==> inputs of trial 98 <==
// unsigned_nonrestoring
module unsigned_nonrestoring #(
    parameter int WIDTH = 32
) (
    input logic go,
    input logic[WIDTH-1:0] divisor,
    input logic[WIDTH-1:0] dividend,
    input logic clk, rst,
    output logic done,
    output logic[WIDTH-1:0] quotient,
    output logic[WIDTH-1:0] remainder,
    output logic divide_by_zero
);
clock: 6.0 ns
lec_check: 0
cap_margin: 20
cell_pad_in_sites_detail_placement: 0
cell_pad_in_sites_global_placement: 2
core_margin: 4
core_utilization: 35
cts_cluster_size: 13
gpl_timing_driven: 0
max_routing_layer: met4
min_routing_layer: met2
place_density_lb_addon: 0.05
setup_slack_margin: 0.95
slew_margin: 20
run.sh (not shown) runs the stock make flow with config.mk's settings and CLKGATE_MAP_FILE=.
==> inputs of trial 38, as changes to trial 98 <==
==> flow/config.mk (replaced) <==
export PLATFORM = sky130hd
export DESIGN_NAME = unsigned_nonrestoring
export DESIGN_NICKNAME = unsigned_nonrestoring
export VERILOG_FILES = /design/flow/design.v
export SDC_FILE = /design/flow/constraint.sdc
export NUM_CORES = 4
export LEC_CHECK = 0
export CAP_MARGIN = 0
export CELL_PAD_IN_SITES_DETAIL_PLACEMENT = 2
export CORE_ASPECT_RATIO = 0.57
export CORE_MARGIN = 7
export CORE_UTILIZATION = 43
export CTS_CLUSTER_SIZE = 72
export GPL_ROUTABILITY_DRIVEN = 1
export MAX_ROUTING_LAYER = met5
export MIN_ROUTING_LAYER = met1
export PLACE_DENSITY_LB_ADDON = 0.05
export SLEW_MARGIN = 40
export TNS_END_PERCENT = 70
==> flow/constraint.sdc (replaced) <==
create_clock -name core_clock -period 4.04 [get_ports {clk}]
set_input_delay 0.8080 -clock core_clock [delete_from_list [all_inputs] [get_ports {clk}]]
set_output_delay 0.8080 -clock core_clock [all_outputs]
set_load 0.01 [all_outputs]
==> inputs of trial 90, as changes to trial 98 <==
==> flow/config.mk (replaced) <==
export PLATFORM = sky130hd
export DESIGN_NAME = unsigned_nonrestoring
export DESIGN_NICKNAME = unsigned_nonrestoring
export VERILOG_FILES = /design/flow/design.v
export SDC_FILE = /design/flow/constraint.sdc
export NUM_CORES = 4
export LEC_CHECK = 0
export CAP_MARGIN = 20
export CORE_MARGIN = 2
export CORE_UTILIZATION = 68
export CTS_CLUSTER_SIZE = 36
export SLEW_MARGIN = 20
==> flow/constraint.sdc (replaced) <==
create_clock -name core_clock -period 5.12 [get_ports {clk}]
set_input_delay 1.0240 -clock core_clock [delete_from_list [all_inputs] [get_ports {clk}]]
set_output_delay 1.0240 -clock core_clock [all_outputs]
set_load 0.01 [all_outputs]
==> results.txt <==
Results of the full flow below.

STA:
- Setup slack on the critical path of the routed design comes to -0.207 ns.
- The run puts the final count of negative-setup-slack endpoints at 5.

Floorplanning:
- The run gives the total number of tap cells as 229.

Run status:
- The checks that failed were setup timing.
- The run finished, with violations left.

Cells and area:
- The run gives the area fraction of clock buffers and clock inverters as 0.0481.
The numbers above come from trial 90.

==> results.txt <==
Results of the full flow below.

Cells and area:
- The layout report lists the clock-cell share of area as 0.0536.

Run status:
- The flow ran to the end and the layout has no timing, DRC or antenna violations.

Floorplanning:
- The run gives the total number of tap cells as 455.

STA:
- The run puts the final count of negative-setup-slack endpoints at 0.
The numbers above come from trial 98.

==> results.txt <==
Figures from the flow reports.

Run status:
- The first error in the log reads "[ERROR DPL-0033] detailed placement checks failed during check placement".
- The flow did not finish.
- The run gives the halt point of the flow as 3_5_place_dp.

Logic synthesis:
- The most used flip-flop cell after synthesis is sky130_fd_sc_hd__dfrtp_1.
The numbers above come from trial 38.


==> run a <==
Starting RTL as in the previous note.
clock: 9.94 ns
lec_check: 0
cap_margin: 20
cell_pad_in_sites_detail_placement: 1
cell_pad_in_sites_global_placement: 1
core_margin: 9
core_utilization: 40
cts_cluster_diameter: 48
gpl_routability_driven: 1
max_routing_layer: met5
min_routing_layer: met2
slew_margin: 20
tns_end_percent: 100
==> inputs of run b, as changes to run a <==
- CELL_PAD_IN_SITES_DETAIL_PLACEMENT: 1 -> default
- CELL_PAD_IN_SITES_GLOBAL_PLACEMENT: 1 -> default
- CORE_MARGIN: 9 -> 2
- CORE_UTILIZATION: 40 -> 66
- CTS_CLUSTER_DIAMETER: 48 -> default
- CTS_CLUSTER_SIZE: default -> 72
- GPL_ROUTABILITY_DRIVEN: 1 -> default
- MAX_ROUTING_LAYER: met5 -> default
- MIN_ROUTING_LAYER: met2 -> met1
- SETUP_SLACK_MARGIN: default -> -0.17
- TNS_END_PERCENT: 100 -> 25
==> flow/constraint.sdc (replaced) <==
create_clock -name core_clock -period 5.13 [get_ports {clk}]
set_input_delay 1.0260 -clock core_clock [delete_from_list [all_inputs] [get_ports {clk}]]
set_output_delay 1.0260 -clock core_clock [all_outputs]
set_load 0.01 [all_outputs]
==> run summary <==
Most utilized layer in the global route result: met3
Uppermost layer routed: met5
Clock-pin slew on the worst setup and hold paths: 0.06 ns
Worst reg2reg path depth: 22
Taps Inserted: 396
Layout buffering overhead excluding clock cells: 0.0947
Slew HR: 0.277
Met2 WL: 18.9 mm
WP buf/inv: 1
Total die size: 0.0377 sq mm
Vias in the first global route: 16,200
Post-Place Cells: 1,760
Post-DP HPWL: 26.8 mm
Final setup TNS: 0 ns
First-pass GRT wire length: 59.9 mm
Required @ worst endpoint: 10.36 ns
Status: complete, no violations
Num rows: 64
DIE WIDTH: 194 um
Flop share of the area: 0.337
The numbers above come from run a.

==> run summary <==
Final worst slack: -0.135 ns
Post-Place Cells: 1,732
Required @ worst endpoint: 5.50 ns
Failed Checks: setup timing
Final setup TNS: -0.380 ns
Flop share of the area: 0.319
Final setup violation count: 3
Status: failed layout checks
Clock-pin slew on the worst setup and hold paths: 0.07 ns
First-pass GRT wire length: 57.7 mm
The numbers above come from run b.


==> 04-14: inputs <==
==> flow/design.v <==
module unsigned_nonrestoring #(
    parameter int WIDTH = 32
) (
    input logic go,
    input logic[WIDTH-1:0] divisor,
    input logic[WIDTH-1:0] dividend,
    input logic clk, rst,
    output logic done,
    output logic[WIDTH-1:0] quotient,
    output logic[WIDTH-1:0] remainder,
    output logic divide_by_zero
);
typedef enum logic [1:0] {
    WAIT,
    COMPUTE,
    DONE
} state_t;
state_t next_state, state_R;
logic[WIDTH-1:0] Q_R, next_Q, quotient_R, next_quotient, remainder_R, next_remainder;
logic[WIDTH:0] A_R, next_A, B_R, next_B, B_twos_comp_R, next_B_twos_comp;
logic[$clog2(WIDTH):0] Count_R, next_Count;
logic done_R, next_done;
logic divide_by_zero_R, next_divide_by_zero;
assign done = done_R;
assign divide_by_zero = divide_by_zero_R;
assign quotient = quotient_R;
assign remainder = remainder_R;
always_ff @(posedge clk or posedge rst) begin
    if(rst) begin
        state_R <= WAIT;
        Q_R <= '0;
        A_R <= '0;
        B_R <= '0;
        B_twos_comp_R <= '0;
        Count_R <= '0;
        quotient_R <= '0;
        remainder_R <= '0;
        done_R <= 1'b0;
        divide_by_zero_R <= 1'b0;
    end
    else begin
        state_R <= next_state;
        Q_R <= next_Q;
        A_R <= next_A;
        B_R <= next_B;
        B_twos_comp_R <= next_B_twos_comp;
        Count_R <= next_Count;
        quotient_R <= next_quotient;
        remainder_R <= next_remainder;
        done_R <= next_done;
        divide_by_zero_R <= next_divide_by_zero;
    end
end 
logic[WIDTH:0] A_temp;
always_comb begin
    logic[WIDTH:0] one;
    one = 1;
    A_temp = '0;
    next_Q = Q_R;
    next_A = A_R;
    next_B = B_R;
    next_B_twos_comp = B_twos_comp_R;
    next_Count = Count_R;
    next_remainder = remainder_R;
    next_quotient = quotient_R;
    next_state = state_R;
    next_divide_by_zero = divide_by_zero_R;
    next_done = done_R;
    case(state_R)
        WAIT: begin
            if (go) begin
                if(divisor == 0) begin
                    next_state = DONE;
                    next_done = 1'b1;
                    next_divide_by_zero = 1'b1;
                end
                else begin
                    next_A = '0;
                    next_B = {1'b0,divisor};
                    next_B_twos_comp = ~next_B + one;
                    next_Q = dividend;
                    next_Count = WIDTH;
                    next_state = COMPUTE;
                end
            end
        end
        COMPUTE: begin
            if(A_R[WIDTH]) begin
                A_temp = {A_R[WIDTH-1:0], Q_R[WIDTH-1]};
                next_A = A_temp + B_R;
            end else begin
                A_temp = {A_R[WIDTH-1:0], Q_R[WIDTH-1]};
                next_A = A_temp + B_twos_comp_R;
            end
            next_Q = {Q_R[WIDTH-2:0],~next_A[WIDTH]};
            next_Count = Count_R - 1;
            if(next_Count == 0) begin 
                next_state = DONE;
                if(next_A[WIDTH]) next_remainder = next_A[WIDTH-1:0] + B_R;
                else next_remainder = next_A[WIDTH-1:0];
                next_quotient = next_Q[WIDTH-1:0];
                next_done = 1;
            end
        end
        DONE: begin
            next_done = 0;
            next_divide_by_zero = 1'b0;
            next_state = WAIT;
        end
    endcase
end
endmodule
==> flow/run.sh <==
#!/bin/bash
# the make line also repeats each setting of config.mk as NAME=value (left out here)
make -C /OpenROAD-flow-scripts/flow DESIGN_CONFIG=/design/flow/config.mk WORK_HOME=/design/flow/orfs CLKGATE_MAP_FILE= finish
==> flow/config.mk <==
export PLATFORM = sky130hd
export DESIGN_NAME = unsigned_nonrestoring
export DESIGN_NICKNAME = unsigned_nonrestoring
export VERILOG_FILES = /design/flow/design.v
export SDC_FILE = /design/flow/constraint.sdc
export NUM_CORES = 4
export LEC_CHECK = 0
export ABC_AREA = 1
export CAP_MARGIN = 20
export CORE_MARGIN = 2
export CORE_UTILIZATION = 72
export CTS_CLUSTER_SIZE = 70
export HOLD_SLACK_MARGIN = 0.29
export PLACE_DENSITY = 0.79
export SLEW_MARGIN = 20
export TNS_END_PERCENT = 5
==> flow/constraint.sdc <==
create_clock -name core_clock -period 3.62 [get_ports {clk}]
set_input_delay 0.7240 -clock core_clock [delete_from_list [all_inputs] [get_ports {clk}]]
set_output_delay 0.7240 -clock core_clock [all_outputs]
set_load 0.01 [all_outputs]
==> 09-22: changes against 04-14 <==
- ABC_AREA: 1 -> default
- CORE_UTILIZATION: 72 -> 52
- CTS_CLUSTER_SIZE: 70 -> default
- HOLD_SLACK_MARGIN: 0.29 -> default
- PLACE_DENSITY: 0.79 -> default
- TNS_END_PERCENT: 5 -> default
==> flow/constraint.sdc (replaced) <==
create_clock -name core_clock -period 6.33 [get_ports {clk}]
set_input_delay 1.2660 -clock core_clock [delete_from_list [all_inputs] [get_ports {clk}]]
set_output_delay 1.2660 -clock core_clock [all_outputs]
set_load 0.01 [all_outputs]
==> 10-01: changes against 04-14 <==
- ABC_AREA: 1 -> default
- CORE_UTILIZATION: 72 -> 66
- CTS_CLUSTER_SIZE: 70 -> 40
- HOLD_SLACK_MARGIN: 0.29 -> default
- PLACE_DENSITY: 0.79 -> default
- TNS_END_PERCENT: 5 -> default
==> flow/constraint.sdc (replaced) <==
create_clock -name core_clock -period 4.65 [get_ports {clk}]
set_input_delay 0.9300 -clock core_clock [delete_from_list [all_inputs] [get_ports {clk}]]
set_output_delay 0.9300 -clock core_clock [all_outputs]
set_load 0.01 [all_outputs]
==> flow_summary.json <==
{
  "status": "complete, no violations",
  "cts_resized": 0,
  "gr-usage-met3_pct": 5.06,
  "area_leaders": "dfrtp_1 (41%), mux2_2 (8.4%), ha_1 (7.2%)",
  "synth.cell_area_mm2": 0.0124,
  "dpl-instance-area_mm2": 0.0141,
  "grt_overflow": 0,
  "die_y_um": 159,
  "ys_seq_share_pct": 41.1,
  "chip_area_mm2": 0.0251,
  "fp.coreArea_mm2": 0.0235,
  "synth_chip_area_mm2": 0.0124,
  "yosys-top-cells-count": "dfrtp_1 (203), nand2_1 (179), o21ai_0 (113), mux2_2 (93), ha_1 (71)",
  "cts_buffers": 25,
  "logic_family": "AND-OR/OR-AND gates",
  "ys_cells": 1277,
  "yosys.area_share.simple_pct": 12.6
}
-- figures above: 09-22

==> flow_summary.json <==
{
  "status": "failed layout checks",
  "violations": "setup timing",
  "setup_violations": 24,
  "ys_cells": 1277,
  "yosys.area_share.simple_pct": 12.6,
  "setup_ws_ps": -1050,
  "area_leaders": "dfrtp_1 (41%), mux2_2 (8.4%), ha_1 (7.2%)",
  "cts_buffers": 23,
  "cts_resized": 105,
  "ys_seq_share_pct": 41.1,
  "fp.coreArea_mm2": 0.0186
}
-- figures above: 10-01

==> flow_summary.json <==
{
  "chip_area_mm2": 0.0199,
  "cts_buffers": 22,
  "status": "stopped before the end",
  "yosys-top-cells-count": "nand2_1 (757), dfrtp_1 (203), inv_1 (189), nor2_1 (177), o21ai_0 (107)",
  "cts_resized": 107,
  "synth_chip_area_mm2": 0.0135,
  "first-error": "[ERROR GRT-0232] Routing congestion too high. Check the congestion heatmap in the GUI.",
  "lastStage": "5_1_grt",
  "area_leaders": "dfrtp_1 (38%), nand2_1 (21%), ha_1 (6.6%)"
}
-- figures above: 04-14


==> inputs of trial 33 <==
RTL: the design.v shown in full above, as it stands there.
Settings: LEC_CHECK=0, ABC_AREA=1, CAP_MARGIN=20, CORE_MARGIN=2, CORE_UTILIZATION=72, CTS_CLUSTER_DIAMETER=233, CTS_CLUSTER_SIZE=98, PLACE_DENSITY_LB_ADDON=0.08, SETUP_SLACK_MARGIN=1.15, SLEW_MARGIN=20; clock period 3.87 ns.
==> trial 13 (differences from trial 33) <==
==> flow/config.mk (replaced) <==
export PLATFORM = sky130hd
export DESIGN_NAME = unsigned_nonrestoring
export DESIGN_NICKNAME = unsigned_nonrestoring
export VERILOG_FILES = /design/flow/design.v
export SDC_FILE = /design/flow/constraint.sdc
export NUM_CORES = 4
export LEC_CHECK = 0
export CAP_MARGIN = 20
export CORE_MARGIN = 2
export CORE_UTILIZATION = 70
export CTS_CLUSTER_SIZE = 40
export HOLD_SLACK_MARGIN = -0.09
export SLEW_MARGIN = 20
==> flow/constraint.sdc (replaced) <==
create_clock -name core_clock -period 3.3 [get_ports {clk}]
set_input_delay 0.6600 -clock core_clock [delete_from_list [all_inputs] [get_ports {clk}]]
set_output_delay 0.6600 -clock core_clock [all_outputs]
set_load 0.01 [all_outputs]
==> build 34 (differences from trial 33) <==
==> flow/config.mk (replaced) <==
export PLATFORM = sky130hd
export DESIGN_NAME = unsigned_nonrestoring
export DESIGN_NICKNAME = unsigned_nonrestoring
export VERILOG_FILES = /design/flow/design.v
export SDC_FILE = /design/flow/constraint.sdc
export NUM_CORES = 4
export LEC_CHECK = 0
export CAP_MARGIN = 20
export CORE_MARGIN = 2
export CORE_UTILIZATION = 40
export SLEW_MARGIN = 20
==> flow/constraint.sdc (replaced) <==
create_clock -name core_clock -period 5.67 [get_ports {clk}]
set_input_delay 1.1340 -clock core_clock [delete_from_list [all_inputs] [get_ports {clk}]]
set_output_delay 1.1340 -clock core_clock [all_outputs]
set_load 0.01 [all_outputs]
==> trial 55 (differences from trial 33) <==
==> flow/config.mk (replaced) <==
export PLATFORM = sky130hd
export DESIGN_NAME = unsigned_nonrestoring
export DESIGN_NICKNAME = unsigned_nonrestoring
export VERILOG_FILES = /design/flow/design.v
export SDC_FILE = /design/flow/constraint.sdc
export NUM_CORES = 4
export LEC_CHECK = 0
export CAP_MARGIN = 20
export CELL_PAD_IN_SITES_DETAIL_PLACEMENT = 2
export CORE_MARGIN = 2
export CORE_UTILIZATION = 72
export CTS_CLUSTER_SIZE = 13
export MAX_ROUTING_LAYER = met4
export MIN_ROUTING_LAYER = met2
export SLEW_MARGIN = 20
==> flow/constraint.sdc (replaced) <==
create_clock -name core_clock -period 6.0 [get_ports {clk}]
set_input_delay 1.2000 -clock core_clock [delete_from_list [all_inputs] [get_ports {clk}]]
set_output_delay 1.2000 -clock core_clock [all_outputs]
set_load 0.01 [all_outputs]
==> comparison <==
Trial 13 failed in clock tree synthesis, error DPL-0038. Trial 55 did not get past detailed placement, error DPL-0033. Trial 33 did not get past global routing. Build 34 completed without violations.
The highest die size belongs to build 34, the lowest to trial 55.
In trial 33 the synthesized area is higher than in trial 55, by 8.8%.
Against trial 33, the synthesized cell count of trial 55 is smaller by 34%.
